==> design/flow/config.mk <==
export PLATFORM = sky130hd
export DESIGN_NAME = ArbTop
export DESIGN_NICKNAME = ArbTop
export VERILOG_FILES = /design/flow/design.v
export SDC_FILE = /design/flow/constraint.sdc
export NUM_CORES = 4
export LEC_CHECK = 0
export ABC_AREA = 0
export CAP_MARGIN = 40
export CORE_MARGIN = 2
export CORE_UTILIZATION = 72
export CTS_CLUSTER_DIAMETER = 336
export CTS_CLUSTER_SIZE = 17
export PLACE_DENSITY = 0.37
export SETUP_SLACK_MARGIN = -0.07
export SLEW_MARGIN = 20
export TNS_END_PERCENT = 70
==> design/flow/constraint.sdc <==
create_clock -name core_clock -period 2.74 [get_ports {CLK}]
set_input_delay 0.5480 -clock core_clock [delete_from_list [all_inputs] [get_ports {CLK}]]
set_output_delay 0.5480 -clock core_clock [all_outputs]
set_load 0.01 [all_outputs]
==> design/flow/design.v <==
module RstGen(
    input           clk,
    input           asrst_n,
    output wire     srst_n
);
reg  asrst_n_d1, asrst_n_d2;
always @(posedge clk or negedge asrst_n) begin
    if (!asrst_n) begin
        asrst_n_d1 <= 1'b0;
        asrst_n_d2 <= 1'b0;
    end
    else begin
        asrst_n_d1 <= asrst_n;
        asrst_n_d2 <= asrst_n_d1;
    end
end
assign srst_n = asrst_n_d2;
endmodule
module RoundRobinArbiter(
    input wire clk,
    input wire asrst,            
    input wire en,
    input wire [2:0] req_vld,
    output reg [2:0] o_grant
);
reg [2:0] last_grant;            
always @(*) begin
    if (en)
        case (last_grant)
            'b001: begin
                if      (req_vld[1]) o_grant = 3'b010;
                else if (req_vld[2]) o_grant = 3'b100;
                else if (req_vld[0]) o_grant = 3'b001;
                else                 o_grant = 3'b000;
            end
            'b010: begin
                if      (req_vld[2]) o_grant = 3'b100;
                else if (req_vld[0]) o_grant = 3'b001;
                else if (req_vld[1]) o_grant = 3'b010;
                else                 o_grant = 3'b000;
            end
            'b100: begin
                if      (req_vld[0]) o_grant = 3'b001;
                else if (req_vld[1]) o_grant = 3'b010;
                else if (req_vld[2]) o_grant = 3'b100;
                else                 o_grant = 3'b000;
            end
            default: o_grant <= 3'b000;
        endcase
    else
        o_grant <= 3'b000;
end
always @(posedge clk or posedge asrst) begin
    if (asrst) last_grant <= 'b100;
    else if (en && (| req_vld)) begin
        last_grant <= o_grant;
    end
end
endmodule
module SyncFIFO #(
    parameter DEPTH = 192,
    parameter WIDTH = 8
)(
    input                           clk,
    input                           asrst,   
    input                           wren,    
    input           [WIDTH-1:0]     wrdata,  
    output   wire                   full,    
    input                           rden,    
    output   reg    [WIDTH-1:0]     rddata,  
    output   wire                   empty    
);
localparam ADDR_WIDTH = $clog2(DEPTH);       
reg  [WIDTH-1:0] mem [0:DEPTH-1];            
reg  [ADDR_WIDTH-1:0] wrptr;                 
reg  [ADDR_WIDTH-1:0] rdptr;
reg  [ADDR_WIDTH:0] cnt;                     
always @(posedge clk or posedge asrst) begin
    if (asrst) begin
        rdptr  <= 'd0;
        rddata <= 'd0;
    end 
    else if (rden && !empty) begin
        rddata <= mem[rdptr];
        if (rdptr < DEPTH - 1) 
            rdptr <= rdptr + 'd1;
        else rdptr <= 'd0;
    end
end
always @(posedge clk or posedge asrst) begin
    if (asrst) begin
        wrptr <= 'd0;
    end 
    else if (wren && !full) begin
        mem[wrptr] <= wrdata;
        if (wrptr < DEPTH - 1) 
            wrptr <= wrptr + 'd1;
        else wrptr <= 'd0;
    end
end
always @(posedge clk or posedge asrst) begin
    if (asrst) 
        cnt <= 'd0;
    else if ((wren && !full) && !(rden && !empty))
        cnt <= cnt + 'd1;
    else if (!(wren && !full) && (rden && !empty))
        cnt <= cnt - 'd1;
end
assign full = (cnt == DEPTH);
assign empty = (cnt == 0);
endmodule
module SyncFIFO_Bypass #(
    parameter   DEPTH = 8,
    parameter   WIDTH = 64
)(
    input                       CLK,
    input                       Reset,       
    input                       i_WrEn,      
    input       [WIDTH-1:0]     i_WrData,    
    output wire                 o_Valid,     
    output wire [WIDTH-1:0]     o_Data,
    input                       i_Grant,
    output wire                 o_Grant
);
wire                    fifo_wren, fifo_rden;
wire                    fifo_empty;
wire  [WIDTH-1:0]       fifo_wrdata, fifo_rddata;
reg   [WIDTH-1:0]       i_WrData_reg;        
reg                     i_Grant_reg;         
reg                     fifo_empty_reg;      
always @(posedge CLK) begin
    i_WrData_reg <= i_WrData;
    i_Grant_reg  <= i_Grant;
    fifo_empty_reg <= fifo_empty;
end
assign o_Valid = i_Grant_reg;
assign fifo_wren = (i_WrEn && i_Grant && fifo_empty) ? 0 : i_WrEn;
assign fifo_wrdata = i_WrData;
assign fifo_rden = i_Grant;
assign o_Grant = fifo_empty ? i_WrEn : 1;
assign o_Data  = (i_Grant_reg && fifo_empty_reg) ? i_WrData_reg : fifo_rddata;
SyncFIFO #(
    .DEPTH      ( DEPTH         ),
    .WIDTH      ( WIDTH         )
)u_SyncFIFO(
    .clk        ( CLK           ),
    .asrst      ( Reset         ),
    .wren       ( fifo_wren     ),
    .wrdata     ( fifo_wrdata   ),
    .full       (               ),
    .rden       ( fifo_rden     ),
    .rddata     ( fifo_rddata   ),
    .empty      ( fifo_empty    )
);
endmodule
module PassC #(
    parameter WIDTH = 8
)(
    input                       CLK,
    input                       Reset,       
    input                       i_WrEn,      
    input       [WIDTH-1:0]     i_WrData,    
    output reg                  o_Valid,     
    output reg  [WIDTH-1:0]     o_Data,
    input                       i_Grant,
    output wire                 o_Grant
);
assign o_Grant = i_WrEn;
always @(posedge CLK or posedge Reset) begin
    if (Reset)
        o_Valid <= 'd0;
    else
        o_Valid <= i_Grant;
end
always @(posedge CLK or posedge Reset) begin
    if (Reset)
        o_Data  <= 'd0;
    else if (i_Grant)
        o_Data  <= i_WrData;
end
endmodule
module ArbTop #(
    parameter   FIFO_DEPTH = 8,
    parameter   WIDTH = 64
)(
    input                       CLK,
    input                       ASynReset_N,
    input                       i_DataValid_A, i_DataValid_B, i_DataValid_C,
    input       [WIDTH-1:0]     i_DataIn_A,    i_DataIn_B,    i_DataIn_C,
    input                       i_DataGrant_D,
    output wire                 o_DataValid_D,
    output wire [WIDTH-1:0]     o_DataOut_D,
    output wire                 o_DataGrant_A, o_DataGrant_B, o_DataGrant_C
);
wire                SynReset_N;
wire  [2:0]         arb_req, arb_grant;
wire                PassA_DataVld, PassB_DataVld, PassC_DataVld;
wire  [WIDTH-1:0]   PassA_Data,    PassB_Data,    PassC_Data;
assign {o_DataGrant_C, o_DataGrant_B, o_DataGrant_A} = arb_grant;
assign o_DataValid_D = (PassA_DataVld || PassB_DataVld || PassC_DataVld);
assign o_DataOut_D = PassA_DataVld ? PassA_Data :
                     PassB_DataVld ? PassB_Data :
                     PassC_DataVld ? PassC_Data :
                     0;
RstGen u_RstGen(
    .clk        ( CLK           ),
    .asrst_n    ( ASynReset_N   ),
    .srst_n     ( SynReset_N    )
);
RoundRobinArbiter u_RoundRobinArbiter(
    .clk        ( CLK           ),
    .asrst      ( ~SynReset_N   ),
    .en         ( i_DataGrant_D ),
    .req_vld    ( arb_req       ),
    .o_grant    ( arb_grant     )
);
SyncFIFO_Bypass #(
    .DEPTH      ( FIFO_DEPTH    ),
    .WIDTH      ( WIDTH         )
) u_PassA (
    .CLK        ( CLK           ),
    .Reset      ( ~SynReset_N   ),
    .i_Grant    ( arb_grant[0]  ),
    .i_WrEn     ( i_DataValid_A ),
    .i_WrData   ( i_DataIn_A    ),
    .o_Grant    ( arb_req[0]    ),
    .o_Valid    ( PassA_DataVld ),
    .o_Data     ( PassA_Data    )
);
SyncFIFO_Bypass #(
    .DEPTH      ( FIFO_DEPTH    ),
    .WIDTH      ( WIDTH         )
) u_PassB (
    .CLK        ( CLK           ),
    .Reset      ( ~SynReset_N   ),
    .i_Grant    ( arb_grant[1]  ),
    .i_WrEn     ( i_DataValid_B ),
    .i_WrData   ( i_DataIn_B    ),
    .o_Grant    ( arb_req[1]    ),
    .o_Valid    ( PassB_DataVld ),
    .o_Data     ( PassB_Data    )
);
PassC #(
    .WIDTH      ( WIDTH         )
)u_PassC (
    .CLK        ( CLK           ),
    .Reset      ( ~SynReset_N   ),
    .i_Grant    ( arb_grant[2]  ),
    .i_WrEn     ( i_DataValid_C ),
    .i_WrData   ( i_DataIn_C    ),
    .o_Grant    ( arb_req[2]    ),
    .o_Valid    ( PassC_DataVld ),
    .o_Data     ( PassC_Data    )
);
endmodule
==> design/flow/run.sh <==
#!/bin/bash
# the make line also repeats each setting of config.mk as NAME=value (left out here)
make -C /OpenROAD-flow-scripts/flow DESIGN_CONFIG=/design/flow/config.mk WORK_HOME=/design/flow/orfs CLKGATE_MAP_FILE= finish
==> results.json, run 1 <==
{
  "status": "complete, but fails checks",
  "so_faults": "setup timing",
  "crit_buf_inv": 3,
  "mux_share_pct": 9.81,
  "maxPowerGroup": "sequential cells",
  "dpl.hpwl_mm": 84.3,
  "p_clk_share_pct": 29.9,
  "crit_chain": "or4_4 -> a2111oi_4 -> buf_4 -> o211a_4 -> inv_4 -> ha_4 -> inv_4 -> ha_4 -> a21o_1 -> a21oi_2 -> mux2i_1 -> xnor2_1",
  "grt_max_degree": 125,
  "cap_viol_max_count": 0,
  "hold_violations": 0,
  "leakage_nw": 22.6,
  "postSynthSeqShare_pct": 74.9,
  "hold_buffers": 0,
  "avgSynthCellArea_sq_um": 17.3,
  "grt_overflow": 0,
  "p_sw_mw": 10.5,
  "io_buffers": 265,
  "yosysTopAreaCell": "edfxtp_1",
  "synth_dominant_cell_count": "edfxtp_1",
  "drt_first_pass_iters": 8,
  "worstHoldPathType": "in -> async",
  "cts_tree": "done",
  "worstSetupStartpoint": "u_PassA.u_SyncFIFO.cnt[1]$_DFFE_PN0P_",
  "syn2layout_area_growth_pct": 20.3,
  "drc_errors": 0,
  "crit_arrival_ps": 3540,
  "numCtsBuffers": 90,
  "clock-sinks": 1374,
  "worst-endpoint-required_ps": 3300,
  "p_per_area_mw_per_mm2": 699,
  "via_per_inst": 7.09,
  "root_buffer": "clkbuf_16",
  "grt_pass1_wl_mm": 205,
  "clkTransAtPathRegs_ps": 80,
  "crit_fanout": 3,
  "fin_util_pct": 87.4,
  "p_seq_share_pct": 56.5,
  "cts_buffer_depth": 3,
  "aoi_share_pct": 10.5,
  "crit_path_end_kind": "flip-flop",
  "yosys-top-cells-area": "edfxtp_1 (59%), dfrtp_1 (10%), mux2_2 (7.5%), dfxtp_1 (5.1%), a22o_1 (1.8%)",
  "maxUsedRoutingLayer": "met5",
  "postSynthCellCount": 2997,
  "synth.distinct_cells": 65,
  "r2r_start": "u_PassA.u_SyncFIFO.cnt[1]$_DFFE_PN0P_",
  "ys_sh_xor_pct": 0.169,
  "critPathKind": "reg -> reg",
  "start_kind": "flip-flop",
  "ys.flops": 1374,
  "simple_gate_share_pct": 1.85,
  "ys_cells": 2997,
  "met2_wirelength_mm": 68.9,
  "die_area_sq_mm": 0.0742,
  "powerClk_mw": 13.1,
  "maxSlewViolCount": 0,
  "flop_cell": "edfxtp_1",
  "ys_warn_count": 6,
  "fmax_mhz": 335,
  "chipHeight_um": 272,
  "fp_util_pct": 72.7,
  "worstSkewPairLatency_ps": 670,
  "max-vdd-ir-drop_mv": 0.769,
  "finalSetupTns_ps": -9920,
  "met1Wirelength_mm": 53.9,
  "cpPeakStageDelay_ps": 580,
  "rsz0062_at_grt": "yes",
  "syn_area_sq_mm": 0.0519,
  "track_usage_pct": 37.8,
  "timing.rr.end": "u_PassB.u_SyncFIFO.cnt[3]$_DFFE_PN0P_",
  "slew_headroom_pct": 43.6,
  "warning_count": 49,
  "crit_end": "u_PassB.u_SyncFIFO.cnt[3]$_DFFE_PN0P_",
  "reg2reg_depth": 12,
  "worstMarginPinSlew_ps": 847,
  "antenna_left": 0,
  "p_seq_mw": 24.6,
  "wirelength_mm": 144,
  "worstSetupPathDepth": 12,
  "vias": 31824,
  "nNetsFinal": 3680,
  "syn-num-nets": 3225,
  "synth.logic.top_family": "AND-OR/OR-AND gates",
  "finalSetupViolCount": 202,
  "rows": 98,
  "wl_met3_mm": 16.8,
  "htree_levels": 3,
  "switching_share_pct": 24.2,
  "synthTopCellsByCount": "edfxtp_1 (1,024), mux2_2 (346), dfrtp_1 (217)",
  "wire_per_inst_um": 32.1,
  "async_flop_share_pct": 15.9,
  "gp_congestion": 0.946,
  "edf_count": 1024,
  "synthAdderAreaFrac_pct": 0.753,
  "critical_path.top_delay_family": "AND-OR/OR-AND gates",
  "fin_crit_sh_pct": 109,
  "reg2reg_slack_ps": -240,
  "netlist.area_leader.share_pct": 59.3,
  "fin_crit_ps": 2980,
  "ys_chip_area_sq_mm": 0.0519,
  "chipWidth_um": 272,
  "core_area_sq_mm": 0.0714,
  "internal-power_mw": 33.1,
  "pwr-share-comb_pct": 13.6,
  "timing.final.ws_setup_ps": -241,
  "pin_count": 266,
  "antenna_found_initial": 14,
  "powerComb_mw": 5.91,
  "drt-initial-drc-count": 4980,
  "fin_skew_ps": 28.4,
  "grt_pass1_vias": 31793,
  "cp_slowest_cell": "or4_4"
}
[stage by stage]
stage / total power [mW] / instances / instance area [sq um] / hold WS, ps / worst slack, ps
finish: 43.6 / 4487 / 62400 / 49.4 / -241
global route: 44.7 / 4482 / 62400 / 48.9 / -304
CTS: 43.2 / 4455 / 61700 / 27.1 / -218
detailed placement: 29.9 / 4256 / 58000 / 225 / -755
global placement: 29.6 / 4256 / 58000 / 223 / -688
floorplan: 27.1 / 2997 / 52000 / 252 / -2320
[per-layer routing]
layer / track usage (%) / vias to the layer above
li1: - / 12973
met1: 53.7 / 16196
met2: 59.8 / 2363
met3: 7.54 / 280
met4: 12.7 / 12
met5: 0 / -
[layout make-up]
class                   count  area (sq um)
clock buffers             164          2570
repair buffers            565          6080
inverters                  40           155
well taps                 950          1190
fillers                  2947          8980
clock inverters             5          76.3
multi-input cells        1381         13400
diodes                      8          20.0
flip-flops and latches   1374         38900
[repair_timing]
| item | 4_1_cts | 5_1_grt |
|---|---|---|
| pin swaps | 36 | 45 |
| cloned | 5 | 8 |
| buffers inserted | 28 | 23 |
| endpoints found under the setup margin | 75 | 324 |
| hold endpoints to repair | 0 | 0 |
| resized | 419 | 82 |
==> inputs of run 2 (changes only) <==
Settings changed: ABC_AREA 0 to 1, CAP_MARGIN 40 to 20, CORE_MARGIN 2 to 5, CORE_UTILIZATION 72 to 40, CTS_CLUSTER_DIAMETER 336 to unset, CTS_CLUSTER_SIZE 17 to 67, GPL_ROUTABILITY_DRIVEN set to 0, PLACE_DENSITY 0.37 to unset, SETUP_SLACK_MARGIN -0.07 to unset, SLEW_MARGIN 20 to 25, TNS_END_PERCENT 70 to 10.
Clock period 2.74 ns to 6.0 ns, I/O delays scaled along.
==> results.json, run 2 <==
{
  "flop_cell": "edfxtp_1",
  "warning_count": 44,
  "clkTransAtPathRegs_ps": 60,
  "switching_share_pct": 24.7,
  "maxSlewViolCount": 0,
  "synthTopCellsByCount": "nand2_1 (1,355), edfxtp_1 (1,024), nand3_1 (364)",
  "htree_levels": 4,
  "pin_count": 266,
  "crit_buf_inv": 2,
  "place_ws_ps": 1600,
  "nNetsFinal": 4879,
  "async_flop_share_pct": 15.9,
  "r2r_start": "u_PassA.u_SyncFIFO.rdptr[2]$_DFFE_PN0P_",
  "chipWidth_um": 373,
  "cp_slowest_cell": "dfxtp_4",
  "postSynthCellCount": 4437,
  "synth.distinct_cells": 36,
  "crit_path_end_kind": "output port",
  "crit_arrival_ps": 3680,
  "crit_chain": "buf_4 -> o21ai_0 -> a32oi_1 -> clkdlybuf4s50_1",
  "p_per_area_mw_per_mm2": 357,
  "postCtsSetupRepairBufs": 0,
  "worstSetupStartpoint": "u_PassB.fifo_empty_reg$_DFF_P_",
  "worstSetupPathDepth": 4,
  "wirelength_mm": 145,
  "grt_pass1_wl_mm": 216,
  "comb_area_sq_mm": 0.0123,
  "start_kind": "flip-flop",
  "aoi_share_pct": 5.76,
  "dpl.hpwl_mm": 84.8,
  "yosysTopAreaCell": "edfxtp_1",
  "hold_buffers": 0,
  "syn-num-nets": 4665,
  "stdcell_count": 6541,
  "io_buffers": 265,
  "timing.rr.end": "u_PassA.u_SyncFIFO.rddata[43]$_DFFE_PN0P_",
  "ys_warn_count": 6,
  "postSynthSeqShare_pct": 73.5,
  "edf_count": 1024,
  "avgSynthCellArea_sq_um": 11.9,
  "cts_buffer_depth": 3,
  "p_seq_share_pct": 51.7,
  "status": "no timing/DRC/antenna violations",
  "crit_end": "o_DataOut_D[59]",
  "seq_area_sq_mm": 0.0389,
  "fp_util_pct": 40.2,
  "max-vdd-ir-drop_mv": 0.305,
  "track_usage_pct": 20.4,
  "chipHeight_um": 373,
  "via_per_inst": 5.18,
  "worstMarginPinSlew_ps": 1200,
  "powerClk_mw": 8.66,
  "fin_crit_ps": 4880,
  "ys_chip_area_sq_mm": 0.0528,
  "antenna_found_initial": 28,
  "hp-start": "u_RstGen.asrst_n_d1$_DFF_PN0_",
  "rsz0062_at_grt": "no",
  "syn_area_sq_mm": 0.0528,
  "leakage_nw": 23.5,
  "worstSkewPairLatency_ps": 740,
  "grt_pass1_vias": 32979,
  "p_seq_mw": 11.5,
  "wire_per_inst_um": 22.2,
  "antenna_left": 0,
  "slew_headroom_pct": 19.3,
  "finalSetupViolCount": 0,
  "crit_fanout": 76,
  "cts_tree": "done",
  "synth_dominant_cell_count": "nand2_1",
  "pwr-share-comb_pct": 9.2,
  "core_area_sq_mm": 0.131,
  "simple_gate_share_pct": 16.3,
  "worstHoldPathType": "reg -> reg",
  "grt_overflow": 0,
  "synthAdderAreaFrac_pct": 0.739,
  "finalSetupTns_ps": 0,
  "worst-endpoint-required_ps": 4800,
  "die_area_sq_mm": 0.139,
  "rows": 133,
  "dp_cells": 6261,
  "fin_crit_sh_pct": 81.3,
  "vias": 33914,
  "holdPathEnd": "u_RstGen.asrst_n_d2$_DFF_PN0_",
  "hold_path_depth": 0,
  "cts-resized-gates": 0,
  "fillers": 11564,
  "numCtsBuffers": 142,
  "ys_sh_xor_pct": 0.133,
  "ys.flops": 1374,
  "netlist.area_leader.share_pct": 58.2,
  "mux_share_pct": 0,
  "grt_max_degree": 127,
  "powerComb_mw": 2.04,
  "critPathKind": "reg -> out",
  "drt_first_pass_iters": 6,
  "reg2reg_slack_ps": 2280,
  "hold_violations": 0,
  "p_clk_share_pct": 39.1,
  "p_sw_mw": 5.47,
  "total_power_mw": 22.2,
  "timing.final.ws_setup_ps": 1120,
  "synth.logic.top_family": "simple AND/OR/NAND/NOR gates",
  "maxPowerGroup": "sequential cells",
  "cap_viol_max_count": 0,
  "critical_path.top_delay_family": "buffers and inverters",
  "fin_skew_ps": 21.1,
  "ys_cells": 4437,
  "yosys-top-cells-area": "edfxtp_1 (58%), dfrtp_1 (10%), nand2_1 (9.6%), dfxtp_1 (5.0%), nand3_1 (3.4%)",
  "internal-power_mw": 16.7,
  "drc_errors": 0,
  "root_buffer": "clkbuf_16",
  "timing.hold.ws_ps": 350,
  "fmax_mhz": 205,
  "drt-initial-drc-count": 3171,
  "syn2layout_area_growth_pct": 17.6,
  "clock-sinks": 1374,
  "cpPeakStageDelay_ps": 840,
  "reg2reg_depth": 10
}
-- run 2: layer usage --
| layer | up-vias | wire (um) | global-route usage, % |
|---|---|---|---|
| met3 | 181 | 11800 | 5.73 |
| met2 | 1130 | 66600 | 31.8 |
| met1 | 16697 | 64000 | 28.2 |
| met4 | 14 | 2700 | 5.35 |
| li1 | 15892 | - | - |
| met5 | - | 86 | 0 |
-- run 2: final cells by class --
type	count	area share, %
clock buffers	197	6.35
repair buffers	322	5.27
diodes	15	0.0604
flip-flops and latches	1374	62.6
multi-input cells	2600	19.8
well taps	1755	3.54
inverters	211	1.29
clock inverters	67	1.07
-- run 2: through the flow --
step | area [sq um] | util [%]
3_5_place_dp | 57400 | 43.7
3_3_place_gp | 57400 | 43.7
2_1_floorplan | 52800 | -
6_report | 62100 | 47.3
5_1_grt | 62100 | 47.3
4_1_cts | 62000 | 47.3
==> inputs of run 3 (changes only) <==
Settings changed: ABC_AREA 1 to 0, CELL_PAD_IN_SITES_DETAIL_PLACEMENT set to 0, CORE_MARGIN 5 to 9, CTS_CLUSTER_SIZE 67 to unset, GPL_ROUTABILITY_DRIVEN 0 to unset, MAX_ROUTING_LAYER set to met4, MIN_ROUTING_LAYER set to met2, PLACE_DENSITY_LB_ADDON set to 0.29, SLEW_MARGIN 25 to 20, TNS_END_PERCENT 10 to unset.
Clock period 6.0 ns to 4.05 ns, I/O delays scaled along.
==> results.json, run 3 <==
{
  "gp_congestion": 0.951,
  "drc_errors": 0,
  "seq_area_sq_mm": 0.0389,
  "simple_gate_share_pct": 1.85,
  "syn2layout_area_growth_pct": 19.9,
  "edf_count": 1024,
  "finalSetupViolCount": 1,
  "async_flop_share_pct": 15.9,
  "leakage_nw": 22.0,
  "fp_util_pct": 40.5,
  "yosys-top-cells-area": "edfxtp_1 (59%), dfrtp_1 (10%), mux2_2 (7.5%), dfxtp_1 (5.1%), a22o_1 (1.8%)",
  "crit_end": "o_DataOut_D[29]",
  "syn_area_sq_mm": 0.0519,
  "crit_fanout": 31,
  "switching_share_pct": 24.3,
  "grt_overflow": 0,
  "die_area_sq_mm": 0.143,
  "powerComb_mw": 3.02,
  "pwr-share-comb_pct": 9.2,
  "synthAdderAreaFrac_pct": 0.753,
  "yosysTopAreaCell": "edfxtp_1",
  "worstSetupStartpoint": "u_PassC.o_Valid$_DFF_PN0_",
  "grt_pass1_vias": 42788,
  "ys.flops": 1374,
  "so_faults": "setup timing",
  "start_kind": "flip-flop",
  "grt.met1_usage_pct": 0,
  "postSynthSeqShare_pct": 74.9,
  "maxPowerGroup": "sequential cells",
  "p_per_area_mw_per_mm2": 529,
  "dpl.hpwl_mm": 86.5,
  "max-vdd-ir-drop_mv": 0.425,
  "maxSlewViolCount": 0,
  "hold_violations": 0,
  "postSynthCellCount": 2997,
  "timing.rr.end": "u_PassA.u_SyncFIFO.rddata[8]$_DFFE_PN0P_",
  "fillers": 10800,
  "top_usage_layer": "met3",
  "flop_cell": "edfxtp_1",
  "critical_path.top_delay_family": "buffers and inverters",
  "rsz0062_at_grt": "no",
  "worstMarginPinSlew_ps": 1140,
  "path_common_cell": "buf_12",
  "worstSkewPairLatency_ps": 770,
  "numCtsBuffers": 143,
  "netlist.area_leader.share_pct": 59.3,
  "chipWidth_um": 378,
  "critPathKind": "reg -> out",
  "powerClk_mw": 13.2,
  "clkTransAtPathRegs_ps": 60,
  "met2_usage_pct": 35.9,
  "p_clk_share_pct": 40.2,
  "timing.final.ws_setup_ps": -4.26,
  "chipHeight_um": 378,
  "reg2reg_slack_ps": 740,
  "p_seq_share_pct": 50.7,
  "reg2reg_depth": 7,
  "crit_arrival_ps": 3240,
  "fin_skew_ps": 27.7,
  "via_per_inst": 7.30,
  "fin_crit_sh_pct": 100,
  "synthTopCellsByCount": "edfxtp_1 (1,024), mux2_2 (346), dfrtp_1 (217)",
  "cts_tree": "done",
  "crit_path_end_kind": "output port",
  "worst-endpoint-required_ps": 3240,
  "crit_buf_inv": 3,
  "core_area_sq_mm": 0.128,
  "clock-sinks": 1374,
  "vias": 37902,
  "nNetsFinal": 3533,
  "status": "complete, but fails checks",
  "ys_warn_count": 6,
  "grt_max_degree": 68,
  "cpPeakStageDelay_ps": 680,
  "htree_levels": 4,
  "warning_count": 42,
  "p_sw_mw": 8.01,
  "synth.logic.top_family": "AND-OR/OR-AND gates",
  "synth.distinct_cells": 65,
  "root_buffer": "clkbuf_16",
  "track_usage_pct": 31.5,
  "antenna_found_initial": 0,
  "internal-power_mw": 24.9,
  "drt-initial-drc-count": 7028,
  "grt_pass1_wl_mm": 212,
  "antenna_left": 0,
  "syn-num-nets": 3225,
  "finalSetupTns_ps": -4.26,
  "globalRouteMet3Util_pct": 41.8,
  "slew_headroom_pct": 23.8,
  "r2r_start": "u_PassA.u_SyncFIFO.rdptr[2]$_DFFE_PN0P_",
  "ys_sh_xor_pct": 0.169,
  "aoi_share_pct": 10.5,
  "pin_count": 266,
  "synth_dominant_cell_count": "edfxtp_1",
  "io_buffers": 265,
  "rows": 131,
  "fmax_mhz": 247,
  "cap_viol_max_count": 0,
  "place_ws_ps": 93.1,
  "wirelength_mm": 147,
  "ys_cells": 2997,
  "ys_chip_area_sq_mm": 0.0519,
  "avgSynthCellArea_sq_um": 17.3,
  "cts_buffer_depth": 3,
  "fin_util_pct": 48.5,
  "cp_slowest_cell": "clkdlybuf4s50_1",
  "worstSetupPathDepth": 6,
  "worstHoldPathType": "in -> async",
  "comb_area_sq_mm": 0.0123,
  "crit_chain": "nor2b_4 -> buf_12 -> buf_12 -> a221oi_1 -> a21oi_1 -> clkdlybuf4s50_1",
  "wire_per_inst_um": 28.3,
  "fin_crit_ps": 4050,
  "mux_share_pct": 9.81,
  "drt_first_pass_iters": 13,
  "p_seq_mw": 16.7
}
==> run 3: metrics by stage <==
step | area [sq um] | power (mW) | hold WS (ps) | cells
floorplan | 52000 | 18.3 | 331 | 2997
global placement | 57100 | 19.7 | 319 | 4878
detailed placement | 57100 | 19.8 | 321 | 4878
CTS | 61900 | 32.7 | 172 | 5152
global route | 62100 | 33.8 | 206 | 5157
finish | 62200 | 32.9 | 209 | 5194
==> run 3: final cells by class <==
class,count,share of cell area [%]
diodes,37,0.149
clock buffers,201,6.50
clock inverters,67,1.01
inverters,40,0.242
multi-input cells,1381,19.8
flip-flops and latches,1374,62.6
well taps,1729,3.48
repair buffers,365,6.28
==> run 3: metal layers <==
metal	vias up	routed length, um
met5	-	0
met2	11320	72900
met1	12967	0
met4	0	8970
met3	934	65000
li1	12681	-
==> run 3: what timing repair did <==
action	in CTS	in global routing
setup buffers	6	4
pin swaps	0	2
hold buffers	0	0
gates resized	5	19
setup endpoints to repair	33	32
==> inputs of run 4 (changes only) <==
Settings changed: ABC_AREA 0 to unset, CAP_MARGIN 20 to 5, CELL_PAD_IN_SITES_DETAIL_PLACEMENT 0 to unset, CELL_PAD_IN_SITES_GLOBAL_PLACEMENT set to 1, CORE_ASPECT_RATIO set to 1.14, CORE_MARGIN 9 to 2, CORE_UTILIZATION 40 to 71, CTS_CLUSTER_SIZE set to 82, GPL_TIMING_DRIVEN set to 1, HOLD_SLACK_MARGIN set to -0.01, MAX_ROUTING_LAYER met4 to unset, MIN_ROUTING_LAYER met2 to met1, PLACE_DENSITY_LB_ADDON 0.29 to 0.03, SETUP_SLACK_MARGIN set to 0.44, TNS_END_PERCENT set to 25.
Clock period 4.05 ns to 3.26 ns, I/O delays scaled along.
==> results.json, run 4 <==
{
  "synth.logic.top_family": "AND-OR/OR-AND gates",
  "grt_overflow": 0,
  "core_area_sq_mm": 0.0721,
  "pin_count": 266,
  "worstSetupStartpoint": "u_PassB.fifo_empty_reg$_DFF_P_",
  "syn_area_sq_mm": 0.0519,
  "wirelength_mm": 149,
  "fin_util_pct": 87.8,
  "pwr-share-comb_pct": 11.7,
  "crit_chain": "buf_12 -> buf_6 -> buf_12 -> buf_16 -> mux2_4 -> a221oi_2 -> a21oi_1 -> dlygate4sd2_1",
  "p_per_area_mw_per_mm2": 636,
  "seq_area_sq_mm": 0.0389,
  "reg2reg_slack_ps": 160,
  "vias": 32198,
  "p_seq_share_pct": 51.6,
  "io_buffers": 265,
  "grt_pass1_vias": 32219,
  "grt_pass1_wl_mm": 208,
  "async_flop_share_pct": 15.9,
  "cts_buffer_depth": 3,
  "worstMarginPinSlew_ps": 1130,
  "yosys-top-cells-area": "edfxtp_1 (59%), dfrtp_1 (10%), mux2_2 (7.5%), dfxtp_1 (5.1%), a22o_1 (1.8%)",
  "switching_share_pct": 23.6,
  "yosysTopAreaCell": "edfxtp_1",
  "nNetsFinal": 3685,
  "worstHoldPathType": "in -> async",
  "comb_area_sq_mm": 0.0129,
  "dp_cells": 4202,
  "status": "no timing/DRC/antenna violations",
  "powerClk_mw": 14.8,
  "crit_arrival_ps": 2500,
  "ys_chip_area_sq_mm": 0.0519,
  "netlist.area_leader.share_pct": 59.3,
  "place_ws_ps": -449,
  "stdcell_count": 4540,
  "chipWidth_um": 257,
  "r2r_start": "u_RoundRobinArbiter.last_grant[2]$_DFFE_PN1P_",
  "rsz0062_at_grt": "yes",
  "aoi_share_pct": 10.5,
  "drc_errors": 0,
  "path_common_cell": "buf_12",
  "postSynthCellCount": 2997,
  "rows": 105,
  "fillers": 2864,
  "worstSetupPathDepth": 8,
  "crit_fanout": 8,
  "gp_congestion": 0.912,
  "ys_cells": 2997,
  "max-vdd-ir-drop_mv": 0.598,
  "synthAdderAreaFrac_pct": 0.753,
  "mux_share_pct": 9.81,
  "ys_warn_count": 6,
  "p_seq_mw": 20.8,
  "antenna_found_initial": 22,
  "cpPeakStageDelay_ps": 360,
  "leakage_nw": 23.3,
  "crit_end": "o_DataOut_D[57]",
  "finalSetupViolCount": 0,
  "cp_slowest_cell": "dfxtp_4",
  "fin_skew_ps": 23.8,
  "root_buffer": "clkbuf_16",
  "grt_max_degree": 142,
  "simple_gate_share_pct": 1.85,
  "synth_dominant_cell_count": "edfxtp_1",
  "crit_path_end_kind": "output port",
  "reg2reg_depth": 19,
  "fin_crit_sh_pct": 96.8,
  "clkTransAtPathRegs_ps": 60,
  "maxPowerGroup": "sequential cells",
  "p_clk_share_pct": 36.7,
  "ys_sh_xor_pct": 0.169,
  "start_kind": "flip-flop",
  "internal-power_mw": 30.8,
  "critPathKind": "reg -> out",
  "htree_levels": 3,
  "synthTopCellsByCount": "edfxtp_1 (1,024), mux2_2 (346), dfrtp_1 (217)",
  "worstSkewPairLatency_ps": 690,
  "flop_cell": "edfxtp_1",
  "chipHeight_um": 293,
  "die_area_sq_mm": 0.0752,
  "dpl.hpwl_mm": 84.3,
  "fp_util_pct": 71.9,
  "wire_per_inst_um": 32.8,
  "postSynthSeqShare_pct": 74.9,
  "crit_buf_inv": 5,
  "slew_headroom_pct": 24.2,
  "numCtsBuffers": 121,
  "drt_first_pass_iters": 7,
  "drt-initial-drc-count": 4512,
  "worst-endpoint-required_ps": 2610,
  "hold_violations": 0,
  "syn-num-nets": 3225,
  "clock-sinks": 1374,
  "track_usage_pct": 37.7,
  "timing.final.ws_setup_ps": 104,
  "cap_viol_max_count": 0,
  "antenna_left": 0,
  "fin_crit_ps": 3160,
  "p_sw_mw": 9.50,
  "syn2layout_area_growth_pct": 22.1,
  "via_per_inst": 7.09,
  "powerComb_mw": 4.71,
  "avgSynthCellArea_sq_um": 17.3,
  "synth.distinct_cells": 65,
  "warning_count": 52,
  "cts_tree": "done",
  "timing.rr.end": "u_PassC.o_Valid$_DFF_PN0_",
  "critical_path.top_delay_family": "buffers and inverters",
  "ys.flops": 1374,
  "edf_count": 1024,
  "fmax_mhz": 317,
  "maxSlewViolCount": 0
}
-- run 4: stage by stage --
step                total power [mW]  setup TNS [ps]  hold slack, ps  cell area (sq um)
detailed placement              24.8           -6120             204              57200
global route                    41.2               0             146              63300
floorplan                       22.8        -1468370             331              52000
CTS                             39.7               0             125              62400
finish                          40.3               0             143              63300
global placement                24.6           -2850             204              57200
-- run 4: layout make-up --
cell class	count	share of cell area [%]
antenna	16	0.0632
clock buffer	170	5.43
clock inverter	57	1.06
inverter	40	0.237
multi-input combinational	1381	20.4
sequential	1374	61.4
tap	963	1.90
timing repair buffer	539	9.51
-- run 4: per-layer routing --
metal / vias to the layer above / GRT usage [%] / part of all wire (%)
li1: 13017 / - / -
met1: 16343 / 48.6 / 35
met2: 2374 / 63.5 / 51
met3: 454 / 6.39 / 9.2
met4: 10 / 17.3 / 4.9
met5: - / 0 / 0.038
-- run 4: timing repair --
| item | in CTS | in global routing |
|---|---|---|
| setup buffers | 40 | 30 |
| endpoints found under the setup margin | 74 | 559 |
| resized | 302 | 60 |
| cloned | 5 | 20 |
| hold buffers | 0 | 0 |
| pin swaps | 27 | 18 |
==> inputs of run 5 (changes only) <==
Settings changed: CAP_MARGIN 5 to 20, CELL_PAD_IN_SITES_GLOBAL_PLACEMENT 1 to unset, CORE_ASPECT_RATIO 1.14 to unset, CORE_UTILIZATION 71 to 67, CTS_CLUSTER_SIZE 82 to unset, GPL_TIMING_DRIVEN 1 to unset, HOLD_SLACK_MARGIN -0.01 to unset, MIN_ROUTING_LAYER met1 to unset, PLACE_DENSITY_LB_ADDON 0.03 to unset, SETUP_SLACK_MARGIN 0.44 to unset, TNS_END_PERCENT 25 to unset.
Clock period 3.26 ns to 4.1 ns, I/O delays scaled along.
==> results.json, run 5 <==
{
  "fin_crit_ps": 4000,
  "reg2reg_depth": 11,
  "syn-num-nets": 3225,
  "p_seq_mw": 16.5,
  "flop_cell": "edfxtp_1",
  "crit_fanout": 29,
  "drc_errors": 0,
  "crit_buf_inv": 2,
  "p_seq_share_pct": 52.9,
  "cpPeakStageDelay_ps": 760,
  "synth.logic.top_family": "AND-OR/OR-AND gates",
  "pin_count": 266,
  "antenna_found_initial": 17,
  "reg2reg_slack_ps": 920,
  "numCtsBuffers": 139,
  "switching_share_pct": 23.6,
  "mux_share_pct": 9.81,
  "start_kind": "flip-flop",
  "finalSetupViolCount": 0,
  "slew_headroom_pct": 30.5,
  "p_per_area_mw_per_mm2": 516,
  "chipWidth_um": 282,
  "edf_count": 1024,
  "crit_end": "o_DataOut_D[50]",
  "async_flop_share_pct": 15.9,
  "rows": 102,
  "syn2layout_area_growth_pct": 16.9,
  "wire_per_inst_um": 30.0,
  "fillers": 4291,
  "core_area_sq_mm": 0.0771,
  "postSynthCellCount": 2997,
  "yosysTopAreaCell": "edfxtp_1",
  "timing.final.ws_setup_ps": 99.4,
  "clkTransAtPathRegs_ps": 60,
  "syn_area_sq_mm": 0.0519,
  "drt_first_pass_iters": 8,
  "crit_path_end_kind": "output port",
  "synth.distinct_cells": 65,
  "ys_cells": 2997,
  "hold_buffers": 0,
  "pwr-share-comb_pct": 8.8,
  "critPathKind": "reg -> out",
  "synthTopCellsByCount": "edfxtp_1 (1,024), mux2_2 (346), dfrtp_1 (217)",
  "cts_tree": "done",
  "htree_levels": 4,
  "worstSetupPathDepth": 4,
  "rsz0062_at_grt": "no",
  "warning_count": 44,
  "crit_chain": "buf_12 -> mux2i_1 -> a21oi_1 -> clkdlybuf4s50_1",
  "internal-power_mw": 23.9,
  "postSynthSeqShare_pct": 74.9,
  "grt_pass1_vias": 29767,
  "worstMarginPinSlew_ps": 1040,
  "maxPowerGroup": "sequential cells",
  "grt_max_degree": 68,
  "cts_buffer_depth": 3,
  "dpl.hpwl_mm": 77.2,
  "root_buffer": "clkbuf_16",
  "worstSetupStartpoint": "u_PassA.fifo_empty_reg$_DFF_P_",
  "ys_chip_area_sq_mm": 0.0519,
  "antenna_left": 0,
  "p_clk_share_pct": 38.4,
  "track_usage_pct": 33.7,
  "grt_overflow": 0,
  "ys_sh_xor_pct": 0.169,
  "timing.rr.end": "u_PassB.u_SyncFIFO.cnt[3]$_DFFE_PN0P_",
  "avgSynthCellArea_sq_um": 17.3,
  "io_buffers": 265,
  "grt_pass1_wl_mm": 195,
  "gp_congestion": 0.898,
  "vias": 30010,
  "worstSkewPairLatency_ps": 730,
  "synth_dominant_cell_count": "edfxtp_1",
  "place_ws_ps": 131,
  "clock-sinks": 1374,
  "wirelength_mm": 134,
  "chipHeight_um": 282,
  "maxSlewViolCount": 0,
  "powerComb_mw": 2.74,
  "worstHoldPathType": "reg -> async",
  "cap_viol_max_count": 0,
  "aoi_share_pct": 10.5,
  "ys.flops": 1374,
  "fp_util_pct": 67.3,
  "yosys-top-cells-area": "edfxtp_1 (59%), dfrtp_1 (10%), mux2_2 (7.5%), dfxtp_1 (5.1%), a22o_1 (1.8%)",
  "powerClk_mw": 12.0,
  "drt-initial-drc-count": 3821,
  "hold_violations": 0,
  "p_sw_mw": 7.37,
  "critical_path.top_delay_family": "buffers and inverters",
  "postPlaceCellArea_sq_mm": 0.0562,
  "design_area_sq_mm": 0.0606,
  "fmax_mhz": 250,
  "fin_skew_ps": 21.2,
  "fin_crit_sh_pct": 97.6,
  "leakage_nw": 21.7,
  "via_per_inst": 6.74,
  "r2r_start": "u_PassA.u_SyncFIFO.cnt[1]$_DFFE_PN0P_",
  "simple_gate_share_pct": 1.85,
  "worst-endpoint-required_ps": 3280,
  "crit_arrival_ps": 3180,
  "netlist.area_leader.share_pct": 59.3,
  "die_area_sq_mm": 0.0796,
  "nNetsFinal": 3519,
  "synthAdderAreaFrac_pct": 0.753,
  "max-vdd-ir-drop_mv": 0.549,
  "ys_warn_count": 6,
  "status": "no timing/DRC/antenna violations",
  "cp_slowest_cell": "dfxtp_4"
}
## run 5: per-layer routing
metal	global-route usage [%]	vias up	part of all wire [%]
li1	-	12692	-
met1	48.1	15396	40
met2	51.3	1651	47
met3	8.63	249	11
met4	11.7	22	3.0
met5	0	-	0.10
## run 5: per-stage QoR
stage	std cells	utilization, %	hold slack [ps]	total power, mW	setup TNS, ps
detailed placement	4190	72.9	247	19.5	0
floorplan	2997	-	331	18.1	-361140
global placement	4190	72.9	239	19.4	0
finish	4453	78.6	231	31.3	0
CTS	4447	78.6	221	31.4	0
global route	4449	78.6	237	32.2	0
## run 5: timing repair
action                     CTS  global route
setup buffers                0             0
gates resized                2             4
setup endpoints to repair    2             5
## run 5: final cells by class
| type | instances | area, sq um | area share (%) |
|---|---|---|---|
| Sequential cell | 1374 | 38900 | 64.1 |
| Multi-Input combinational cell | 1381 | 12200 | 20.1 |
| Clock buffer | 193 | 3860 | 6.36 |
| Timing Repair Buffer | 355 | 3730 | 6.15 |
| Tap cell | 1040 | 1300 | 2.15 |
| Clock inverter | 64 | 493 | 0.813 |
| Inverter | 40 | 150 | 0.248 |
| Antenna cell | 6 | 15.0 | 0.0248 |
==> inputs of run 6 (changes only) <==
Settings changed: CELL_PAD_IN_SITES_DETAIL_PLACEMENT set to 2, CORE_UTILIZATION 67 to 40, MIN_ROUTING_LAYER set to met2.
Clock period 4.1 ns to 6.0 ns, I/O delays scaled along.
==> results.json, run 6 <==
{
  "status": "no timing/DRC/antenna violations",
  "chipWidth_um": 364,
  "postSynthSeqShare_pct": 74.9,
  "crit_fanout": 40,
  "fin_crit_ps": 5210,
  "cts_buffer_depth": 3,
  "fin_skew_ps": 39.9,
  "r2r_start": "u_PassA.u_SyncFIFO.cnt[3]$_DFFE_PN0P_",
  "fmax_mhz": 192,
  "dpl.hpwl_mm": 105,
  "switching_share_pct": 25.3,
  "finalSetupViolCount": 0,
  "drc_errors": 0,
  "ys_warn_count": 6,
  "dp_cells": 4872,
  "crit_chain": "buf_4 -> mux2_2 -> a221oi_1 -> a21oi_1 -> clkdlybuf4s50_1",
  "critical_path.top_delay_family": "buffers and inverters",
  "p_seq_mw": 11.5,
  "globalRouteMet3Util_pct": 50.0,
  "synthTopCellsByCount": "edfxtp_1 (1,024), mux2_2 (346), dfrtp_1 (217)",
  "maxPowerGroup": "sequential cells",
  "cap_viol_max_count": 0,
  "numCtsBuffers": 146,
  "reg2reg_depth": 11,
  "simple_gate_share_pct": 1.85,
  "worst-endpoint-required_ps": 4800,
  "drt_first_pass_iters": 12,
  "worstSkewPairLatency_ps": 790,
  "cp_slowest_cell": "dfxtp_4",
  "postCtsSetupRepairBufs": 0,
  "antenna_found_initial": 0,
  "grt.met1_usage_pct": 0,
  "leakage_nw": 21.8,
  "avgSynthCellArea_sq_um": 17.3,
  "cts-resized-gates": 0,
  "rsz0062_at_grt": "no",
  "cts_tree": "done",
  "gp_congestion": 0.943,
  "crit_buf_inv": 2,
  "grt_pass1_vias": 48892,
  "stdcell_count": 5172,
  "grt_overflow": 0,
  "p_per_area_mw_per_mm2": 371,
  "yosys-top-cells-area": "edfxtp_1 (59%), dfrtp_1 (10%), mux2_2 (7.5%), dfxtp_1 (5.1%), a22o_1 (1.8%)",
  "worstHoldPathType": "reg -> async",
  "syn_area_sq_mm": 0.0519,
  "antenna_left": 0,
  "track_usage_pct": 40.3,
  "ys_cells": 2997,
  "root_buffer": "clkbuf_16",
  "fin_util_pct": 47.8,
  "htree_levels": 4,
  "mux_share_pct": 9.81,
  "start_kind": "flip-flop",
  "fillers": 11825,
  "grt_max_degree": 118,
  "maxSlewViolCount": 0,
  "synth.logic.top_family": "AND-OR/OR-AND gates",
  "via_per_inst": 7.85,
  "worstSetupStartpoint": "u_PassB.fifo_empty_reg$_DFF_P_",
  "powerComb_mw": 2.03,
  "syn-num-nets": 3225,
  "met2_usage_pct": 50.0,
  "edf_count": 1024,
  "wirelength_mm": 179,
  "slew_headroom_pct": 21.6,
  "syn2layout_area_growth_pct": 19.1,
  "clock-sinks": 1374,
  "postSynthCellCount": 2997,
  "aoi_share_pct": 10.5,
  "p_seq_share_pct": 49.9,
  "synth.distinct_cells": 65,
  "drt-initial-drc-count": 8968,
  "worstMarginPinSlew_ps": 1180,
  "ys.flops": 1374,
  "core_area_sq_mm": 0.129,
  "fin_crit_sh_pct": 86.9,
  "synthAdderAreaFrac_pct": 0.753,
  "async_flop_share_pct": 15.9,
  "chipHeight_um": 364,
  "netlist.area_leader.share_pct": 59.3,
  "p_sw_mw": 5.82,
  "vias": 40594,
  "nNetsFinal": 3506,
  "hold_violations": 0,
  "p_clk_share_pct": 41.2,
  "max-vdd-ir-drop_mv": 0.280,
  "flop_cell": "edfxtp_1",
  "yosysTopAreaCell": "edfxtp_1",
  "hold_buffers": 0,
  "ys_chip_area_sq_mm": 0.0519,
  "synth_dominant_cell_count": "edfxtp_1",
  "clkTransAtPathRegs_ps": 70,
  "worstSetupPathDepth": 5,
  "reg2reg_slack_ps": 1810,
  "top_usage_layer": "met3",
  "crit_path_end_kind": "output port",
  "crit_end": "o_DataOut_D[24]",
  "finalSetupTns_ps": 0,
  "warning_count": 45,
  "rows": 132,
  "crit_arrival_ps": 4010,
  "die_area_sq_mm": 0.133,
  "fp_util_pct": 40.1,
  "pin_count": 266,
  "cpPeakStageDelay_ps": 950,
  "internal-power_mw": 17.1,
  "timing.rr.end": "u_PassB.u_SyncFIFO.cnt[3]$_DFFE_PN0P_",
  "powerClk_mw": 9.46,
  "io_buffers": 265,
  "grt_pass1_wl_mm": 258,
  "ys_sh_xor_pct": 0.169,
  "critPathKind": "reg -> out",
  "wire_per_inst_um": 34.7,
  "pwr-share-comb_pct": 8.8
}
run 6: metal layers:
layer / routed length [um] / part of all wire, %
met4: 15100 / 8.4
met5: 2150 / 1.2
met3: 71300 / 40
met1: 0 / 0
met2: 90800 / 51
run 6: stage by stage:
step / worst slack, ps / power [mW] / instance area (sq um) / hold WS [ps]
3_3_place_gp: 1210 / 13.3 / 56800 / 272
4_1_cts: 987 / 22.8 / 61700 / 271
6_report: 786 / 22.9 / 61800 / 254
5_1_grt: 789 / 23.4 / 61700 / 295
2_1_floorplan: 690 / 12.4 / 52000 / 331
3_5_place_dp: 1140 / 13.5 / 56800 / 278
run 6: layout make-up:
cell class,count,area [sq um],area share (%)
repair buffers,335,3400,5.50
well taps,1742,2180,3.53
diodes,30,75.1,0.122
clock inverters,50,558,0.903
clock buffers,220,4310,6.98
multi-input cells,1381,12200,19.8
inverters,40,150,0.243
flip-flops and latches,1374,38900,62.9
==> inputs of run 7 (changes only) <==
Settings changed: CAP_MARGIN 20 to 40, CELL_PAD_IN_SITES_DETAIL_PLACEMENT 2 to unset, CORE_UTILIZATION 40 to 72, CTS_CLUSTER_SIZE set to 17, MIN_ROUTING_LAYER met2 to unset, SETUP_SLACK_MARGIN set to -0.28, TNS_END_PERCENT set to 70.
Clock period 6.0 ns to 2.78 ns, I/O delays scaled along.
==> results.json, run 7 <==
{
  "status": "complete, but fails checks",
  "so_faults": "setup timing",
  "crit_chain": "buf_6 -> buf_12 -> mux2_4 -> a221oi_2 -> a21oi_1 -> buf_4 -> dlygate4sd2_1",
  "leakage_nw": 23.2,
  "gp_congestion": 0.967,
  "postPlaceCellArea_sq_mm": 0.0578,
  "edf_count": 1024,
  "fin_skew_ps": 23.6,
  "timing.final.ws_setup_ps": -293,
  "antenna_left": 0,
  "powerClk_mw": 17.6,
  "grt_max_degree": 114,
  "chipWidth_um": 272,
  "cp_slowest_cell": "dfxtp_4",
  "nNetsFinal": 3679,
  "p_sw_mw": 11.3,
  "timing.hold.ws_ps": 30.5,
  "wirelength_mm": 145,
  "async_flop_share_pct": 15.9,
  "worstSetupStartpoint": "u_PassB.fifo_empty_reg$_DFF_P_",
  "crit_fanout": 8,
  "yosysTopAreaCell": "edfxtp_1",
  "p_seq_share_pct": 51.2,
  "yosys-top-cells-area": "edfxtp_1 (59%), dfrtp_1 (10%), mux2_2 (7.5%), dfxtp_1 (5.1%), a22o_1 (1.8%)",
  "die_area_sq_mm": 0.0742,
  "antenna_found_initial": 12,
  "p_per_area_mw_per_mm2": 752,
  "r2r_start": "u_RoundRobinArbiter.last_grant[2]$_DFFE_PN1P_",
  "worstSetupPathDepth": 7,
  "slew_headroom_pct": 46.6,
  "via_per_inst": 7.12,
  "grt_pass1_wl_mm": 211,
  "flop_cell": "edfxtp_1",
  "drc_errors": 0,
  "avgSynthCellArea_sq_um": 17.3,
  "clock-sinks": 1374,
  "simple_gate_share_pct": 1.85,
  "chipHeight_um": 272,
  "netlist.area_leader.share_pct": 59.3,
  "syn2layout_area_growth_pct": 21.8,
  "ys_cells": 2997,
  "grt.met1_usage_pct": 53.4,
  "pin_count": 266,
  "crit_buf_inv": 4,
  "worst-endpoint-required_ps": 2220,
  "worstHoldPathType": "in -> async",
  "pwr-share-comb_pct": 11.8,
  "worstMarginPinSlew_ps": 798,
  "top_usage_layer": "met2",
  "crit_path_end_kind": "output port",
  "met2_usage_pct": 61.6,
  "vias": 32152,
  "fin_crit_ps": 3070,
  "p_clk_share_pct": 37.1,
  "postSynthSeqShare_pct": 74.9,
  "reg2reg_depth": 13,
  "dp_cells": 4239,
  "grt_overflow": 0,
  "syn-num-nets": 3225,
  "grt_pass1_vias": 32812,
  "maxPowerGroup": "sequential cells",
  "synth_dominant_cell_count": "edfxtp_1",
  "fin_crit_sh_pct": 111,
  "cts_tree": "done",
  "syn_area_sq_mm": 0.0519,
  "finalSetupViolCount": 664,
  "dpl.hpwl_mm": 83.6,
  "wire_per_inst_um": 32.2,
  "max-vdd-ir-drop_mv": 0.610,
  "htree_levels": 4,
  "stdcell_count": 4517,
  "hold_buffers": 0,
  "critPathKind": "reg -> out",
  "ys_chip_area_sq_mm": 0.0519,
  "p_seq_mw": 24.3,
  "ys.flops": 1374,
  "switching_share_pct": 23.8,
  "globalRouteMet3Util_pct": 9.72,
  "crit_arrival_ps": 2520,
  "clkTransAtPathRegs_ps": 60,
  "maxSlewViolCount": 0,
  "core_area_sq_mm": 0.0714,
  "crit_end": "o_DataOut_D[48]",
  "cpPeakStageDelay_ps": 390,
  "reg2reg_slack_ps": -240,
  "fin_util_pct": 88.5,
  "drt-initial-drc-count": 4662,
  "track_usage_pct": 39.0,
  "internal-power_mw": 36.2,
  "critical_path.top_delay_family": "buffers and inverters",
  "fp_util_pct": 72.7,
  "rows": 98,
  "root_buffer": "clkbuf_16",
  "powerComb_mw": 5.59,
  "aoi_share_pct": 10.5,
  "synth.logic.top_family": "AND-OR/OR-AND gates",
  "rsz0062_at_grt": "yes",
  "ys_sh_xor_pct": 0.169,
  "drt_first_pass_iters": 9,
  "ys_warn_count": 6,
  "cts_buffer_depth": 3,
  "io_buffers": 265,
  "numCtsBuffers": 133,
  "synth.distinct_cells": 65,
  "mux_share_pct": 9.81,
  "warning_count": 55,
  "postSynthCellCount": 2997,
  "synthAdderAreaFrac_pct": 0.753,
  "design_area_sq_mm": 0.0632,
  "worstSkewPairLatency_ps": 730,
  "hold_violations": 0,
  "timing.rr.end": "u_PassA.u_SyncFIFO.mem[0][43]$_DFFE_PP_",
  "fmax_mhz": 325,
  "synthTopCellsByCount": "edfxtp_1 (1,024), mux2_2 (346), dfrtp_1 (217)",
  "start_kind": "flip-flop",
  "finalSetupTns_ps": -76340,
  "cap_viol_max_count": 0
}
[run 7: what timing repair did]
item,4_1_cts,5_1_grt
resized,249,70
hold endpoints to repair,0,0
endpoints found under the setup margin,68,293
pin swaps,18,17
setup buffers,22,8
cloned,5,3
[run 7: metrics by stage]
| step | power (mW) | setup slack, ps |
|---|---|---|
| floorplan | 26.7 | -2280 |
| global placement | 29.2 | -714 |
| detailed placement | 29.5 | -722 |
| CTS | 47.2 | -465 |
| global route | 48.6 | -361 |
| finish | 47.5 | -293 |
[run 7: routing by layer]
layer | part of all wire [%] | vias up
met5 | 0.064 | -
met4 | 3.4 | 14
met3 | 12 | 370
met2 | 48 | 2429
met1 | 36 | 16317
li1 | - | 13022
[run 7: cell type report]
class,count,area (sq um)
inverters,40,150
fillers,2796,8190
multi-input cells,1381,13000
clock buffers,202,3840
flip-flops and latches,1374,38900
repair buffers,521,5730
well taps,950,1190
clock inverters,44,413
diodes,5,12.5
==> inputs of run 8 (changes only) <==
Settings changed: CAP_MARGIN 40 to 20, CORE_UTILIZATION 72 to 41, CTS_CLUSTER_SIZE 17 to unset, SETUP_SLACK_MARGIN -0.28 to unset, TNS_END_PERCENT 70 to unset.
Clock period 2.78 ns to 4.93 ns, I/O delays scaled along.
==> results.json, run 8 <==
{
  "nNetsFinal": 3511,
  "core_area_sq_mm": 0.126,
  "wire_per_inst_um": 27.8,
  "p_clk_share_pct": 40.0,
  "powerClk_mw": 10.7,
  "crit_end": "o_DataGrant_B",
  "rsz0062_at_grt": "no",
  "pwr-share-comb_pct": 8.4,
  "crit_fanout": 14,
  "fin_util_pct": 49.0,
  "crit_buf_inv": 1,
  "cts_tree": "done",
  "netlist.area_leader.share_pct": 59.3,
  "postSynthSeqShare_pct": 74.9,
  "fp_util_pct": 41.3,
  "powerComb_mw": 2.24,
  "yosysTopAreaCell": "edfxtp_1",
  "start_kind": "flip-flop",
  "crit_arrival_ps": 3620,
  "fillers": 10529,
  "finalSetupTns_ps": 0,
  "io_buffers": 265,
  "finalSetupViolCount": 0,
  "crit_chain": "or4_1 -> a2111oi_4 -> nor2_1 -> nor3_1 -> clkdlybuf4s50_1",
  "cp_slowest_cell": "or4_1",
  "synth.logic.top_family": "AND-OR/OR-AND gates",
  "worstMarginPinSlew_ps": 1130,
  "antenna_left": 0,
  "async_flop_share_pct": 15.9,
  "pin_count": 266,
  "hold_buffers": 0,
  "dpl.hpwl_mm": 84.5,
  "place_ws_ps": 621,
  "ys_cells": 2997,
  "clkTransAtPathRegs_ps": 60,
  "slew_headroom_pct": 24.7,
  "fin_crit_sh_pct": 93.4,
  "htree_levels": 4,
  "aoi_share_pct": 10.5,
  "postSynthCellCount": 2997,
  "gp_congestion": 0.889,
  "clock-sinks": 1374,
  "total_power_mw": 26.7,
  "ys_warn_count": 6,
  "vias": 29029,
  "max-vdd-ir-drop_mv": 0.327,
  "grt_overflow": 0,
  "via_per_inst": 5.74,
  "worstSkewPairLatency_ps": 740,
  "wirelength_mm": 140,
  "drc_errors": 0,
  "p_seq_share_pct": 51.7,
  "worstSetupPathDepth": 5,
  "numCtsBuffers": 141,
  "die_area_sq_mm": 0.129,
  "switching_share_pct": 23.1,
  "reg2reg_depth": 10,
  "p_seq_mw": 13.8,
  "timing.rr.end": "u_PassB.u_SyncFIFO.cnt[3]$_DFFE_PN0P_",
  "worst-endpoint-required_ps": 3940,
  "grt_pass1_wl_mm": 204,
  "crit_path_end_kind": "output port",
  "internal-power_mw": 20.5,
  "yosys-top-cells-area": "edfxtp_1 (59%), dfrtp_1 (10%), mux2_2 (7.5%), dfxtp_1 (5.1%), a22o_1 (1.8%)",
  "design_area_sq_mm": 0.0616,
  "root_buffer": "clkbuf_16",
  "timing.final.ws_setup_ps": 326,
  "fmax_mhz": 217,
  "leakage_nw": 21.8,
  "worstHoldPathType": "reg -> async",
  "avgSynthCellArea_sq_um": 17.3,
  "maxPowerGroup": "sequential cells",
  "flop_cell": "edfxtp_1",
  "p_sw_mw": 6.16,
  "critPathKind": "reg -> out",
  "syn_area_sq_mm": 0.0519,
  "synth.distinct_cells": 65,
  "critical_path.top_delay_family": "simple AND/OR/NAND/NOR gates",
  "reg2reg_slack_ps": 1320,
  "ys.flops": 1374,
  "drt_first_pass_iters": 6,
  "synthTopCellsByCount": "edfxtp_1 (1,024), mux2_2 (346), dfrtp_1 (217)",
  "drt-initial-drc-count": 3133,
  "fin_crit_ps": 4600,
  "synthAdderAreaFrac_pct": 0.753,
  "syn-num-nets": 3225,
  "track_usage_pct": 21.4,
  "rows": 130,
  "cts_buffer_depth": 3,
  "worstSetupStartpoint": "u_PassA.u_SyncFIFO.cnt[3]$_DFFE_PN0P_",
  "mux_share_pct": 9.81,
  "grt_pass1_vias": 28726,
  "maxSlewViolCount": 0,
  "ys_sh_xor_pct": 0.169,
  "postCtsSetupRepairBufs": 0,
  "edf_count": 1024,
  "hold_violations": 0,
  "synth_dominant_cell_count": "edfxtp_1",
  "fin_skew_ps": 22.4,
  "warning_count": 45,
  "cpPeakStageDelay_ps": 780,
  "chipHeight_um": 360,
  "ys_chip_area_sq_mm": 0.0519,
  "simple_gate_share_pct": 1.85,
  "p_per_area_mw_per_mm2": 434,
  "cts-resized-gates": 0,
  "r2r_start": "u_PassA.u_SyncFIFO.cnt[3]$_DFFE_PN0P_",
  "chipWidth_um": 360,
  "grt_max_degree": 109,
  "status": "no timing/DRC/antenna violations",
  "antenna_found_initial": 32,
  "cap_viol_max_count": 0,
  "postPlaceCellArea_sq_mm": 0.0569,
  "syn2layout_area_growth_pct": 18.7
}
-- run 8: layer usage --
metal | share of wire [%] | GRT usage [%]
met2 | 45 | 32.5
met1 | 46 | 31.2
met3 | 7.0 | 4.57
met5 | 0.074 | 0
met4 | 1.9 | 5.80
-- run 8: stage by stage --
step | instances | hold slack [ps]
after CTS | 5052 | 288
after floorplan | 2997 | 331
final | 5058 | 270
after detailed placement | 4790 | 284
after global placement | 4790 | 282
after global routing | 5056 | 304
-- run 8: area by class of cell --
type / instances / area, sq um / share of cell area, %
antenna: 6 / 15.0 / 0.0244
clock buffer: 205 / 4100 / 6.66
clock inverter: 57 / 552 / 0.896
inverter: 40 / 150 / 0.244
multi-input combinational: 1381 / 12200 / 19.9
sequential: 1374 / 38900 / 63.2
tap: 1650 / 2060 / 3.35
timing repair buffer: 345 / 3580 / 5.81
==> inputs of run 9 (changes only) <==
Settings changed: CAP_MARGIN 20 to 40, CORE_UTILIZATION 41 to 70, CTS_CLUSTER_SIZE set to 17, SETUP_SLACK_MARGIN set to 0.62, TNS_END_PERCENT set to 80.
Clock period 4.93 ns to 2.74 ns, I/O delays scaled along.
==> results.json, run 9 <==
{
  "finalSetupViolCount": 800,
  "track_usage_pct": 38.9,
  "internal-power_mw": 37.9,
  "root_buffer": "clkbuf_16",
  "nNetsFinal": 3818,
  "antenna_left": 0,
  "powerClk_mw": 18.6,
  "grt_pass1_vias": 33484,
  "htree_levels": 4,
  "r2r_start": "u_RoundRobinArbiter.last_grant[2]$_DFFE_PN1P_",
  "yosys-top-cells-area": "edfxtp_1 (59%), dfrtp_1 (10%), mux2_2 (7.5%), dfxtp_1 (5.1%), a22o_1 (1.8%)",
  "synth.distinct_cells": 65,
  "mux_share_pct": 9.81,
  "grt_overflow": 0,
  "fin_util_pct": 90.8,
  "synthTopCellsByCount": "edfxtp_1 (1,024), mux2_2 (346), dfrtp_1 (217)",
  "edf_count": 1024,
  "ys_sh_xor_pct": 0.169,
  "pin_count": 266,
  "warning_count": 46,
  "critPathKind": "reg -> out",
  "async_flop_share_pct": 15.9,
  "worstHoldPathType": "reg -> async",
  "cp_slowest_cell": "dfxtp_4",
  "avgSynthCellArea_sq_um": 17.3,
  "slew_headroom_pct": 43.6,
  "crit_fanout": 6,
  "timing.final.ws_setup_ps": -369,
  "worstSkewPairLatency_ps": 740,
  "antenna_found_initial": 14,
  "postSynthSeqShare_pct": 74.9,
  "place_ws_ps": -773,
  "reg2reg_slack_ps": -310,
  "p_seq_share_pct": 48.9,
  "ys.flops": 1374,
  "netlist.area_leader.share_pct": 59.3,
  "switching_share_pct": 25.3,
  "cap_viol_max_count": 0,
  "max-vdd-ir-drop_mv": 0.681,
  "crit_buf_inv": 4,
  "chipHeight_um": 276,
  "vias": 34648,
  "cts_buffer_depth": 3,
  "core_area_sq_mm": 0.0732,
  "worstSetupPathDepth": 7,
  "crit_chain": "buf_12 -> buf_16 -> buf_4 -> mux2_4 -> a221oi_2 -> a21oi_2 -> buf_2",
  "start_kind": "flip-flop",
  "finalSetupTns_ps": -123500,
  "flop_cell": "edfxtp_1",
  "syn_area_sq_mm": 0.0519,
  "crit_arrival_ps": 2560,
  "gp_congestion": 0.904,
  "total_power_mw": 50.7,
  "rsz0062_at_grt": "yes",
  "drt_first_pass_iters": 11,
  "maxPowerGroup": "sequential cells",
  "cts_tree": "done",
  "rows": 99,
  "hold_violations": 0,
  "fin_skew_ps": 22.2,
  "chipWidth_um": 276,
  "postSynthCellCount": 2997,
  "pwr-share-comb_pct": 14.5,
  "worstSetupStartpoint": "u_PassB.fifo_empty_reg$_DFF_P_",
  "yosysTopAreaCell": "edfxtp_1",
  "p_seq_mw": 24.8,
  "numCtsBuffers": 135,
  "p_clk_share_pct": 36.7,
  "die_area_sq_mm": 0.0763,
  "leakage_nw": 24.4,
  "simple_gate_share_pct": 1.85,
  "synth.logic.top_family": "AND-OR/OR-AND gates",
  "ys_chip_area_sq_mm": 0.0519,
  "grt_max_degree": 97,
  "dpl.hpwl_mm": 86.4,
  "drc_errors": 0,
  "crit_path_end_kind": "output port",
  "via_per_inst": 7.41,
  "powerComb_mw": 7.33,
  "fp_util_pct": 70.8,
  "clkTransAtPathRegs_ps": 70,
  "crit_end": "o_DataOut_D[25]",
  "ys_cells": 2997,
  "io_buffers": 265,
  "wire_per_inst_um": 36.5,
  "maxSlewViolCount": 0,
  "worstMarginPinSlew_ps": 846,
  "grt_pass1_wl_mm": 218,
  "timing.rr.end": "u_PassA.u_SyncFIFO.mem[5][56]$_DFFE_PP_",
  "critical_path.top_delay_family": "buffers and inverters",
  "cpPeakStageDelay_ps": 420,
  "reg2reg_depth": 15,
  "synthAdderAreaFrac_pct": 0.753,
  "p_per_area_mw_per_mm2": 763,
  "p_sw_mw": 12.8,
  "syn-num-nets": 3225,
  "wirelength_mm": 171,
  "clock-sinks": 1374,
  "ys_warn_count": 6,
  "fmax_mhz": 322,
  "drt-initial-drc-count": 6126,
  "synth_dominant_cell_count": "edfxtp_1",
  "aoi_share_pct": 10.5,
  "syn2layout_area_growth_pct": 28.2,
  "so_faults": "setup timing",
  "fin_crit_sh_pct": 113,
  "status": "complete, but fails checks",
  "fin_crit_ps": 3110,
  "worst-endpoint-required_ps": 2190
}
-- run 9: per-stage QoR --
stage	instance area (sq um)	std cells	hold WS, ps
global placement	58000	4270	195
finish	66500	4673	191
floorplan	52000	2997	252
detailed placement	58100	4271	199
global route	66500	4666	200
CTS	64100	4581	200
-- run 9: timing repair --
| action | 4_1_cts | 5_1_grt |
|---|---|---|
| setup buffers | 42 | 42 |
| resized | 499 | 224 |
| endpoints found under the hold margin | 2 | 0 |
| hold buffers | 1 | 0 |
| setup endpoints to repair | 1300 | 1303 |
| pin swaps | 52 | 55 |
| cloned | 15 | 41 |
-- run 9: layout make-up --
type / instances / area (sq um)
clock buffers: 206 / 3900
fillers: 2387 / 6730
clock inverters: 46 / 472
diodes: 9 / 22.5
inverters: 40 / 155
flip-flops and latches: 1374 / 38900
repair buffers: 658 / 8070
multi-input cells: 1381 / 13800
well taps: 959 / 1200
-- run 9: metal layers --
| layer | share of wire, % | global-route usage (%) | up-vias | wire [um] |
|---|---|---|---|---|
| li1 | - | - | 13331 | - |
| met1 | 34 | 52.4 | 17334 | 58400 |
| met2 | 47 | 61.7 | 3324 | 80000 |
| met3 | 14 | 9.95 | 641 | 23100 |
| met4 | 5.3 | 15.3 | 18 | 9010 |
| met5 | 0.071 | 0 | - | 122 |
Power is estimated from default activity; no workload was simulated.
